==> job 4639 <==
==> flow/design.v <==
module adc_interface (
    input wire clk,
    input wire rst_n,
    input wire [11:0] adc_data,
    input wire adc_valid,
    output reg [11:0] voltage_fb,
    output reg data_ready
);
    always @(posedge clk or negedge rst_n) begin
        if (!rst_n) begin
            voltage_fb <= 12'd0;
            data_ready <= 1'b0;
        end else begin
            if (adc_valid) begin
                voltage_fb <= adc_data;
                data_ready <= 1'b1;
            end else begin
                data_ready <= 1'b0;
            end
        end
    end
endmodule
module pid_controller #(
    parameter DATA_WIDTH = 12,
    parameter KP = 16'd100,
    parameter KI = 16'd10,
    parameter KD = 16'd5,
    parameter SETPOINT = 12'd2048
)(
    input wire clk,
    input wire rst_n,
    input wire [DATA_WIDTH-1:0] feedback,
    input wire fb_valid,
    output reg [9:0] control_out,
    output reg out_valid
);
    reg signed [DATA_WIDTH:0] error;
    reg signed [DATA_WIDTH:0] prev_error;
    reg signed [31:0] integral;
    reg signed [DATA_WIDTH:0] derivative;
    reg signed [31:0] p_term, i_term, d_term;
    reg signed [31:0] pid_sum;
    always @(posedge clk or negedge rst_n) begin
        if (!rst_n) begin
            error <= 0;
            prev_error <= 0;
            integral <= 0;
            derivative <= 0;
            p_term <= 0;
            i_term <= 0;
            d_term <= 0;
            pid_sum <= 0;
            control_out <= 10'd512;
            out_valid <= 1'b0;
        end else if (fb_valid) begin
            error <= SETPOINT - feedback;
            prev_error <= error;
            if (integral + error > 32'sd100000)
                integral <= 32'sd100000;
            else if (integral + error < -32'sd100000)
                integral <= -32'sd100000;
            else
                integral <= integral + error;
            derivative <= error - prev_error;
            p_term <= ($signed({16'd0, KP}) * error) >>> 8;
            i_term <= ($signed({16'd0, KI}) * integral) >>> 16;
            d_term <= ($signed({16'd0, KD}) * derivative) >>> 8;
            pid_sum <= p_term + i_term + d_term + 32'sd512;
            if (pid_sum > 32'sd1023)
                control_out <= 10'd1023;
            else if (pid_sum < 32'sd0)
                control_out <= 10'd0;
            else
                control_out <= pid_sum[9:0];
            out_valid <= 1'b1;
        end else begin
            out_valid <= 1'b0;
        end
    end
endmodule
module pwm_generator #(
    parameter CLK_FREQ = 100_000_000,
    parameter PWM_FREQ = 100_000,
    parameter PWM_RESOLUTION = 10
)(
    input wire clk,
    input wire rst_n,
    input wire [PWM_RESOLUTION-1:0] duty_cycle,
    output reg pwm_out
);
    localparam COUNTER_MAX = CLK_FREQ / PWM_FREQ;
    reg [$clog2(COUNTER_MAX)-1:0] counter;
    reg [PWM_RESOLUTION-1:0] duty_reg;
    reg [PWM_RESOLUTION-1:0] compare_val;
    always @(posedge clk or negedge rst_n) begin
        if (!rst_n) begin
            counter <= 0;
            duty_reg <= 0;
            compare_val <= 0;
            pwm_out <= 1'b0;
        end else begin
            if (counter < COUNTER_MAX - 1) begin
                counter <= counter + 1;
            end else begin
                counter <= 0;
                duty_reg <= duty_cycle;
            end
            compare_val <= (duty_reg * COUNTER_MAX) >> PWM_RESOLUTION;
            pwm_out <= (counter < compare_val) ? 1'b1 : 1'b0;
        end
    end
endmodule
module buck_converter_top #(
    parameter CLK_FREQ = 100_000_000,
    parameter PWM_FREQ = 100_000,
    parameter V_REF = 12'd2048,
    parameter KP = 16'd100,
    parameter KI = 16'd10,
    parameter KD = 16'd5
)(
    input wire clk,
    input wire rst_n,
    input wire [11:0] adc_data,
    input wire adc_valid,
    output wire pwm_out,
    output wire [11:0] voltage_monitor,
    output wire [9:0] duty_cycle_monitor
);
    wire [11:0] voltage_fb;
    wire adc_ready;
    wire [9:0] duty_cycle;
    wire pid_valid;
    adc_interface adc_if (
        .clk(clk),
        .rst_n(rst_n),
        .adc_data(adc_data),
        .adc_valid(adc_valid),
        .voltage_fb(voltage_fb),
        .data_ready(adc_ready)
    );
    pid_controller #(
        .DATA_WIDTH(12),
        .KP(KP),
        .KI(KI),
        .KD(KD),
        .SETPOINT(V_REF)
    ) pid_ctrl (
        .clk(clk),
        .rst_n(rst_n),
        .feedback(voltage_fb),
        .fb_valid(adc_ready),
        .control_out(duty_cycle),
        .out_valid(pid_valid)
    );
    pwm_generator #(
        .CLK_FREQ(CLK_FREQ),
        .PWM_FREQ(PWM_FREQ),
        .PWM_RESOLUTION(10)
    ) pwm_gen (
        .clk(clk),
        .rst_n(rst_n),
        .duty_cycle(duty_cycle),
        .pwm_out(pwm_out)
    );
    assign voltage_monitor = voltage_fb;
    assign duty_cycle_monitor = duty_cycle;
endmodule
==> flow/run.sh <==
#!/bin/bash
# the make line also repeats each setting of config.mk as NAME=value (left out here)
make -C /OpenROAD-flow-scripts/flow DESIGN_CONFIG=/design/flow/config.mk WORK_HOME=/design/flow/orfs CLKGATE_MAP_FILE= finish
==> flow/config.mk <==
export PLATFORM = sky130hd
export DESIGN_NAME = buck_converter_top
export DESIGN_NICKNAME = buck_converter_top
export VERILOG_FILES = /design/flow/design.v
export SDC_FILE = /design/flow/constraint.sdc
export NUM_CORES = 4
export LEC_CHECK = 0
export CAP_MARGIN = 20
export CORE_MARGIN = 2
export CORE_UTILIZATION = 72
export CTS_CLUSTER_DIAMETER = 33
export PLACE_DENSITY_LB_ADDON = 0.25
export SETUP_SLACK_MARGIN = 1.19
export SLEW_MARGIN = 20
==> flow/constraint.sdc <==
create_clock -name core_clock -period 4.02 [get_ports {clk}]
set_input_delay 0.8040 -clock core_clock [delete_from_list [all_inputs] [get_ports {clk}]]
set_output_delay 0.8040 -clock core_clock [all_outputs]
set_load 0.01 [all_outputs]
==> inputs of job 9705, as changes to job 4639 <==
--- a/flow/config.mk
+++ b/flow/config.mk
@@ -10,5 +10,3 @@
 export CORE_UTILIZATION = 72
-export CTS_CLUSTER_DIAMETER = 33
-export PLACE_DENSITY_LB_ADDON = 0.25
-export SETUP_SLACK_MARGIN = 1.19
+export PLACE_DENSITY = 0.42
 export SLEW_MARGIN = 20
==> flow/constraint.sdc (replaced) <==
create_clock -name core_clock -period 3.97 [get_ports {clk}]
set_input_delay 0.7940 -clock core_clock [delete_from_list [all_inputs] [get_ports {clk}]]
set_output_delay 0.7940 -clock core_clock [all_outputs]
set_load 0.01 [all_outputs]
==> inputs of job 5385, as changes to job 4639 <==
--- a/flow/config.mk
+++ b/flow/config.mk
@@ -7,8 +7,8 @@
 export LEC_CHECK = 0
+export ABC_AREA = 1
 export CAP_MARGIN = 20
+export CORE_ASPECT_RATIO = 0.7
 export CORE_MARGIN = 2
 export CORE_UTILIZATION = 72
-export CTS_CLUSTER_DIAMETER = 33
-export PLACE_DENSITY_LB_ADDON = 0.25
-export SETUP_SLACK_MARGIN = 1.19
+export PLACE_DENSITY_LB_ADDON = 0.04
 export SLEW_MARGIN = 20
==> flow/constraint.sdc (replaced) <==
create_clock -name core_clock -period 3.97 [get_ports {clk}]
set_input_delay 0.7940 -clock core_clock [delete_from_list [all_inputs] [get_ports {clk}]]
set_output_delay 0.7940 -clock core_clock [all_outputs]
set_load 0.01 [all_outputs]
==> comparison table <==
| item | job 9705 | job 4639 | job 5385 |
|---|---|---|---|
| Result of the run | complete, but fails checks | stopped before the end | complete, but fails checks |
| Stage where the flow stopped | - | global routing (5_1_grt) | - |
| Violated checks | setup timing | - | setup timing |
| Upper clock frequency limit | 225 MHz | - | 237 MHz |
| Final-report hold violation count | 0 | - | 0 |
| Antenna Cells | 0 | - | 2 |
| Worst Hold Margin | 0.364 ns | - | 0.433 ns |
| Delay contributed by the slowest stage of the critical path | 0.56 ns | - | 0.54 ns |
| TritonCTS clock tree | done | - | done |
| Antenna-violating nets left | 0 | - | 0 |
| Detailed route wirelength on metal3 | 3020 um | - | 4210 um |
| Yosys Instances | 1645 | 1645 | 2241 |
| Critical Path End Type | flop | - | flop |
| Number of flip-flops and latches | 192 | - | 192 |
| Std cell rows | 54 | 54 | 46 |
| Area after DPL | 0.0175 mm2 | 0.0174 mm2 | 0.0177 mm2 |
| Insertion delay at the late pin of the worst-skew pair | 0.47 ns | - | 0.45 ns |
| Most repeated library cell on the critical path | fa_1 | - | fa_1 |
| Tap cells | 280 | - | 312 |
| Net count of the mapped netlist | 1945 | 1945 | 2541 |
| Post-Synth XOR/XNOR Area | 6.17% | 6.17% | 3.26% |
| Met2 routed wirelength | 21800 um | - | 20500 um |
| Layout Utilization | 88.5% | - | 81.4% |
| Max-capacitance violation count | 0 | - | 0 |
| Avg Inst Size Synth | 9.58 um2 | 9.58 um2 | 7.53 um2 |
